==> flow/design.v (excerpt) <==
module PCPU(
	input clock,
	input enable,
	input reset,
	input start,
	input [15:0] d_datain,
	input [15:0] i_datain,
	input [3:0] select_y,
	output wire [7:0] d_addr,
	output wire [15:0] d_dataout,
	output wire d_we,
	output wire [7:0] i_addr,
	output reg [15:0] y
);
export LEC_CHECK = 0
export CAP_MARGIN = 5
export CORE_MARGIN = 2
export CORE_UTILIZATION = 72
export CTS_CLUSTER_SIZE = 35
export PLACE_DENSITY = 0.65
export SETUP_SLACK_MARGIN = 0.53
export SLEW_MARGIN = 20
create_clock -name core_clock -period 3.63 [get_ports {clock}]
run.sh (not shown) runs the stock make flow with config.mk's settings and CLKGATE_MAP_FILE=.
The starting point never finished: it broke off in global routing with GRT-0116.
Edit:
- CAP_MARGIN: 5 -> 20
- CORE_UTILIZATION: 72 -> 40
- CTS_CLUSTER_SIZE: 35 -> unset
- PLACE_DENSITY: 0.65 -> unset
- SETUP_SLACK_MARGIN: 0.53 -> unset
- clock period: 3.63 -> 5.5 ns (I/O delays scaled with it)
This time the run ran to the end with no violations. Die area rose by 78%. Synthesized area stays the same. Synthesized cell count is unchanged.
Edit:
- CELL_PAD_IN_SITES_DETAIL_PLACEMENT: unset -> 2
- CELL_PAD_IN_SITES_GLOBAL_PLACEMENT: unset -> 1
- CORE_MARGIN: 2 -> 10
- CORE_UTILIZATION: 40 -> 55
- GPL_ROUTABILITY_DRIVEN: unset -> 0
- GPL_TIMING_DRIVEN: unset -> 1
Outcome: With this change the flow did not get past detailed placement, error DPL-0033. Synthesized cell count does not change. Area after synthesis does not change. Die area goes down by about a fifth.
Edit:
- ABC_AREA: unset -> 1
- CELL_PAD_IN_SITES_DETAIL_PLACEMENT: 2 -> unset
- CELL_PAD_IN_SITES_GLOBAL_PLACEMENT: 1 -> unset
- CORE_MARGIN: 10 -> 2
- CORE_UTILIZATION: 55 -> 72
- CTS_CLUSTER_DIAMETER: unset -> 218
- CTS_CLUSTER_SIZE: unset -> 99
- GPL_ROUTABILITY_DRIVEN: 0 -> unset
- GPL_TIMING_DRIVEN: 1 -> unset
- SETUP_SLACK_MARGIN: unset -> 0.89
- clock period: 5.5 -> 3.03 ns (I/O delays scaled with it)
This time the run never finished: it broke off in clock tree synthesis.
Synthesized area went down by 1.8%.
Die area went down by 34%.
Synthesized cell count went up by 24%.
Edit:
- ABC_AREA: 1 -> unset
- CELL_PAD_IN_SITES_DETAIL_PLACEMENT: unset -> 2
- CORE_ASPECT_RATIO: unset -> 1.75
- CORE_UTILIZATION: 72 -> 59
- CTS_CLUSTER_DIAMETER: 218 -> unset
- CTS_CLUSTER_SIZE: 99 -> unset
- GPL_TIMING_DRIVEN: unset -> 0
- SETUP_SLACK_MARGIN: 0.89 -> unset
- clock period: 3.03 -> 3.22 ns (I/O delays scaled with it)
Outcome: With this change the flow never finished: it broke off in detailed placement, error DPL-0033. Synthesized cell count goes down by 20%. Die size increases by 24%. Synthesized area is higher by 1.8%.
Edit:
- CELL_PAD_IN_SITES_DETAIL_PLACEMENT: 2 -> unset
- CORE_ASPECT_RATIO: 1.75 -> unset
- CORE_UTILIZATION: 59 -> 52
- GPL_TIMING_DRIVEN: 0 -> unset
- clock period: 3.22 -> 5.21 ns (I/O delays scaled with it)
This time the run finished with timing, DRC and antenna clean; die area grows by roughly a tenth; synthesized cell count stays the same; area after synthesis stays the same.

========
PCPU again, from the RTL that the note above started with.
## PCPU
module PCPU(
	input clock,
	input enable,
	input reset,
	input start,
	input [15:0] d_datain,
	input [15:0] i_datain,
	input [3:0] select_y,
	output wire [7:0] d_addr,
	output wire [15:0] d_dataout,
	output wire d_we,
	output wire [7:0] i_addr,
	output reg [15:0] y
);
clock: 3.59 ns
lec_check: 0
cap_margin: 40
core_margin: 2
core_utilization: 72
cts_cluster_size: 35
place_density: 0.65
setup_slack_margin: 0.68
slew_margin: 20
The baseline failed in 5_1_grt with GRT-0116.
Edit:
Settings changed: CAP_MARGIN 40 to 20, CORE_UTILIZATION 72 to 40, CTS_CLUSTER_SIZE 35 to unset, PLACE_DENSITY 0.65 to unset, SETUP_SLACK_MARGIN 0.68 to unset.
Clock period 3.59 ns to 5.23 ns, I/O delays scaled along.
Outcome: Now the flow passed the timing, DRC and antenna checks. Synthesized area stays the same. Synthesized cell count is unchanged. Die area rises by 78%.
Edit:
Settings changed: CORE_UTILIZATION 40 to 66.
Clock period 5.23 ns to 4.44 ns, I/O delays scaled along.
Now the flow completed and failed the layout checks on negative setup slack. Setup slack got worse by 440 ps. Register-to-register slack gets worse by 440 ps. Critical path depth came out higher by 1.
Edit:
Settings changed: CORE_UTILIZATION 66 to 55.
Clock period 4.44 ns to 5.23 ns, I/O delays scaled along.
Result: With this change the flow finished with timing, DRC and antenna clean. Cell area barely changes. Routed wire length grows by a few percent. Core utilization shrinks by 13 points. Die size grows by about a fifth. First-iteration DRC count shrinks by a quarter to a third. Global-route usage shrinks by 7.3 points. Setup slack gets better by 340 ps.

========
Setup of run A:
PCPU again, from the RTL that the note above started with.
make LEC_CHECK=0 CAP_MARGIN=20 CORE_ASPECT_RATIO=1.75 CORE_MARGIN=2 CORE_UTILIZATION=59 SLEW_MARGIN=20 finish   # period 2.95 ns
FAIL run A @ 5_1_grt: tool exited with error
## Diff of input files: run B against run A
Settings: an added SETUP_SLACK_MARGIN of 0.82; an added ABC_AREA of 1; an added GPL_ROUTABILITY_DRIVEN of 0; an added TNS_END_PERCENT of 35; an added CELL_PAD_IN_SITES_GLOBAL_PLACEMENT of 2; an added GPL_TIMING_DRIVEN of 0; a change of SLEW_MARGIN from 20 to 10; an added CELL_PAD_IN_SITES_DETAIL_PLACEMENT of 2; a change of the clock period (ns, I/O delays scaled along) from 2.95 to 3.22.
==> comparison <==
The log for run B ends in 3_1_place_gp_skip_io with error GPL-0301, so the run never completed.
Number of library cell types mapped by synthesis was lower in the run labelled run B.
Compared run A against run B; fraction of the mapped netlist area in adder cells within noise.
Compared with run A, run B shows a higher synthesized instance count.
Multiplexer share of the synthesized area ends up higher on run A.
Chip area from the yosys synthesis statistics (higher): run A
Here is what was changed in the inputs of run C compared with run B.
Settings: ABC_AREA removed (was 1); GPL_TIMING_DRIVEN removed (was 0); SETUP_SLACK_MARGIN removed (was 0.82); CELL_PAD_IN_SITES_GLOBAL_PLACEMENT removed (was 2); GPL_ROUTABILITY_DRIVEN removed (was 0); CORE_UTILIZATION changed from 59 to 36; SLEW_MARGIN changed from 10 to 20; CORE_ASPECT_RATIO removed (was 1.75); CELL_PAD_IN_SITES_DETAIL_PLACEMENT removed (was 2); TNS_END_PERCENT removed (was 35); the clock period (ns, I/O delays scaled along) changed from 3.22 to 8.7.
Findings:
Run C completed end to end with timing, DRC and antenna clean.
Compared with run B, run C shows post-synthesis average cell area higher by about 27%.
When run C is set beside run B, its area fraction in and, or, nand and nor cells turns out to be 12 points smaller.
The die size in run C is 1.7 times that in run B.
Run C gives more synthesized area than run B did.
Run C vs run B: floorplan die height down by a few percent
Compared with run B, in run C xor and xnor area share after synthesis higher, cell count in the Yosys report lost 775, cell count after synthesis moved down.
What run D does differently from run C at the input level:
Settings: a change of CORE_UTILIZATION from 36 to 40; an added SETUP_SLACK_MARGIN of 0.16; a change of the clock period (ns, I/O delays scaled along) from 8.7 to 5.23.
[summary]
[compare] base=run C new=run D: final instance area saw an increase; global-route usage climbed 6.1 points; first-iteration DRC count rose by 365. The more densely filled core belongs to run D, not run C. Run D -> run C: yosys synthesis chip area flat. Comparing run D and run C, critical path data required time is higher on run C. A library cell contributing the largest single delay on the critical path of sky130_fd_sc_hd__clkdlybuf4s50_1 is what run C shows, while sky130_fd_sc_hd__a32oi_1 belongs to run D. Looking at maximum fanout along the worst path across run D and run C, the one that comes out higher is run C.
## Diff of input files: run E against run D
Settings: clearing SETUP_SLACK_MARGIN, which used to be 0.16; putting ABC_AREA at 1 where nothing was set; swapping 40 for 66 in CORE_UTILIZATION; swapping 5.23 for 3.3 in the clock period (ns, I/O delays scaled along).
==> results <==
- Out of run E and run D, the only run to close with the timing, DRC and antenna checks passing was run D.
- Compared with run D, in run E placeable core region shows a reduction of about 40%; total half-perimeter wirelength after legalization and detailed placement shows a reduction of about 5.7%; post-CTS setup repair buffer count shows an increase of 4; area fraction in full adders, half adders and majority gates shows no meaningful change.
#### Input delta (run F over run E)
Settings: CELL_PAD_IN_SITES_DETAIL_PLACEMENT: unset -> 2; GPL_TIMING_DRIVEN: unset -> 0; CORE_UTILIZATION: 66 -> 59; SETUP_SLACK_MARGIN: unset -> 0.82; CORE_ASPECT_RATIO: unset -> 1.75; CELL_PAD_IN_SITES_GLOBAL_PLACEMENT: unset -> 2; the clock period (ns, I/O delays scaled along): 3.3 -> 3.22.
Findings:
- Taking run E as the reference point, the height of the chip of run F rises by 39%.
- Run E → run F: Yosys chip area saw little to no change, xor-xnor portion of the synthesized cell area saw little to no change, core area saw an increase, instance tally after logic synthesis saw little to no change, count of state elements after synthesis saw little to no change.
- Run E did not make it past 5_1_grt, where a tool error ended it.
- Tool error GPL-0301 stopped run F during 3_1_place_gp_skip_io; no final results.
- Compared to run E, run F was floorplanned on a bigger die.

========
Starting RTL as in the previous note.
Settings: LEC_CHECK=0, CAP_MARGIN=20, CELL_PAD_IN_SITES_DETAIL_PLACEMENT=0, CELL_PAD_IN_SITES_GLOBAL_PLACEMENT=0, CORE_ASPECT_RATIO=0.85, CORE_MARGIN=2, CORE_UTILIZATION=61, CTS_CLUSTER_SIZE=44, GPL_ROUTABILITY_DRIVEN=1, GPL_TIMING_DRIVEN=1, HOLD_SLACK_MARGIN=0.13, SETUP_SLACK_MARGIN=-0.33, SLEW_MARGIN=5; clock period 3.4 ns.
The starting point reached the layout checks and failed them: setup timing.
Next try:
Settings changed: CELL_PAD_IN_SITES_DETAIL_PLACEMENT 0 to 2, CELL_PAD_IN_SITES_GLOBAL_PLACEMENT 0 to 1, CORE_ASPECT_RATIO 0.85 to unset, CORE_MARGIN 2 to 10, CORE_UTILIZATION 61 to 70, CTS_CLUSTER_DIAMETER set to 381, CTS_CLUSTER_SIZE 44 to unset, HOLD_SLACK_MARGIN 0.13 to unset, SETUP_SLACK_MARGIN -0.33 to unset, SLEW_MARGIN 5 to 20.
Clock period 3.4 ns to 5.5 ns, I/O delays scaled along.
With this change the flow failed in global placement without I/O with GPL-0301.
Die area came out higher by a few percent.
Synthesized area is unchanged.
Synthesized cell count is unchanged.

========
Starting RTL as in the previous note.
==> flow/config.mk <==
export PLATFORM = sky130hd
export DESIGN_NAME = PCPU
export DESIGN_NICKNAME = PCPU
export VERILOG_FILES = /design/flow/design.v
export SDC_FILE = /design/flow/constraint.sdc
export NUM_CORES = 4
export LEC_CHECK = 0
export CAP_MARGIN = 20
export CELL_PAD_IN_SITES_DETAIL_PLACEMENT = 0
export CELL_PAD_IN_SITES_GLOBAL_PLACEMENT = 3
export CORE_MARGIN = 8
export CORE_UTILIZATION = 49
export GPL_ROUTABILITY_DRIVEN = 1
export MAX_ROUTING_LAYER = met4
export MIN_ROUTING_LAYER = met2
export PLACE_DENSITY_LB_ADDON = 0.12
export SETUP_SLACK_MARGIN = -0.11
export SLEW_MARGIN = 30
export TNS_END_PERCENT = 40
==> flow/constraint.sdc <==
create_clock -name core_clock -period 3.15 [get_ports {clock}]
set_input_delay 0.6300 -clock core_clock [delete_from_list [all_inputs] [get_ports {clock}]]
set_output_delay 0.6300 -clock core_clock [all_outputs]
set_load 0.01 [all_outputs]
The baseline ended with an error in global placement without I/O (3_1_place_gp_skip_io) with FLW-0024.
Edit:
==> flow/config.mk (replaced) <==
export PLATFORM = sky130hd
export DESIGN_NAME = PCPU
export DESIGN_NICKNAME = PCPU
export VERILOG_FILES = /design/flow/design.v
export SDC_FILE = /design/flow/constraint.sdc
export NUM_CORES = 4
export LEC_CHECK = 0
export ABC_AREA = 0
export CAP_MARGIN = 20
export CELL_PAD_IN_SITES_DETAIL_PLACEMENT = 0
export CORE_ASPECT_RATIO = 0.76
export CORE_MARGIN = 2
export CORE_UTILIZATION = 23
export GPL_TIMING_DRIVEN = 0
export MAX_ROUTING_LAYER = met4
export PLACE_DENSITY_LB_ADDON = 0.18
export SLEW_MARGIN = 40
export TNS_END_PERCENT = 95
==> flow/constraint.sdc (replaced) <==
create_clock -name core_clock -period 5.84 [get_ports {clock}]
set_input_delay 1.1680 -clock core_clock [delete_from_list [all_inputs] [get_ports {clock}]]
set_output_delay 1.1680 -clock core_clock [all_outputs]
set_load 0.01 [all_outputs]
=>
- The changed run produced a layout that fails on setup timing
- die area went up by 91%
- synthesized cell count does not change
- area after synthesis does not change

========
## oak
PCPU again, from the RTL that the note above started with.
==> flow/config.mk <==
export PLATFORM = sky130hd
export DESIGN_NAME = PCPU
export DESIGN_NICKNAME = PCPU
export VERILOG_FILES = /design/flow/design.v
export SDC_FILE = /design/flow/constraint.sdc
export NUM_CORES = 4
export LEC_CHECK = 0
export CAP_MARGIN = 20
export CELL_PAD_IN_SITES_DETAIL_PLACEMENT = 0
export CELL_PAD_IN_SITES_GLOBAL_PLACEMENT = 0
export CORE_ASPECT_RATIO = 1.19
export CORE_MARGIN = 2
export CORE_UTILIZATION = 61
export CTS_CLUSTER_SIZE = 44
export GPL_ROUTABILITY_DRIVEN = 0
export GPL_TIMING_DRIVEN = 1
export HOLD_SLACK_MARGIN = 0.13
export MAX_ROUTING_LAYER = met4
export PLACE_DENSITY_LB_ADDON = 0.01
export SETUP_SLACK_MARGIN = 0.52
export SLEW_MARGIN = 5
==> flow/constraint.sdc <==
create_clock -name core_clock -period 1.77 [get_ports {clock}]
set_input_delay 0.3540 -clock core_clock [delete_from_list [all_inputs] [get_ports {clock}]]
set_output_delay 0.3540 -clock core_clock [all_outputs]
set_load 0.01 [all_outputs]
oak: aborted in global routing (5_1_grt) (tool error)
The inputs of pine differ from those of oak as listed below.
Settings: CELL_PAD_IN_SITES_DETAIL_PLACEMENT now 1, was 0; CORE_UTILIZATION now 27, was 61; CORE_MARGIN now 6, was 2; SETUP_SLACK_MARGIN now 0.87, was 0.52; CELL_PAD_IN_SITES_GLOBAL_PLACEMENT now 1, was 0; PLACE_DENSITY_LB_ADDON now 0.03, was 0.01; ABC_AREA now 1, previously not set; CORE_ASPECT_RATIO now 0.85, was 1.19; CAP_MARGIN now 15, was 20; the clock period (ns, I/O delays scaled along) now 5.14, was 1.77.
==> comparison <==
pine: all stages complete, timing, DRC and antenna checks passed. Number of cell instances after yosys synthesis was lower in the run labelled oak. Number of gates given a new drive strength after cts was lower in pine than in oak. Diff oak -> pine: number of clock buffers inserted by TritonCTS rose 7; post-synthesis xor/xnor area fraction fell 0.21 points. Taking oak as the reference point, the area fraction in mux cells of pine falls by 14 points. Number of cells produced by synthesis grows by more than 10% when moving from oak to pine. Of oak and pine, oak shows the lower setup slack after placement, with pine above it.
Changes in birch relative to pine:
Settings: SLEW_MARGIN: 5 -> 10; CORE_UTILIZATION: 27 -> 59; TNS_END_PERCENT: unset -> 35; SETUP_SLACK_MARGIN: 0.87 -> 0.82; CORE_MARGIN: 6 -> 2; CORE_ASPECT_RATIO: 0.85 -> 1.75; CTS_CLUSTER_SIZE: 44 -> 51; CAP_MARGIN: 15 -> 20; PLACE_DENSITY_LB_ADDON: 0.03 -> unset; CELL_PAD_IN_SITES_GLOBAL_PLACEMENT: 1 -> 2; GPL_TIMING_DRIVEN: 1 -> 0; HOLD_SLACK_MARGIN: 0.13 -> unset; the clock period (ns, I/O delays scaled along): 5.14 -> 3.22.
==> results <==
Across pine and birch, a clean result was obtained everywhere but in birch.
Die area (higher): pine
Diff pine -> birch | vertical die dimension | down by a few percent
Diff birch..pine | area fraction in full adders, half adders and majority gates | negligible
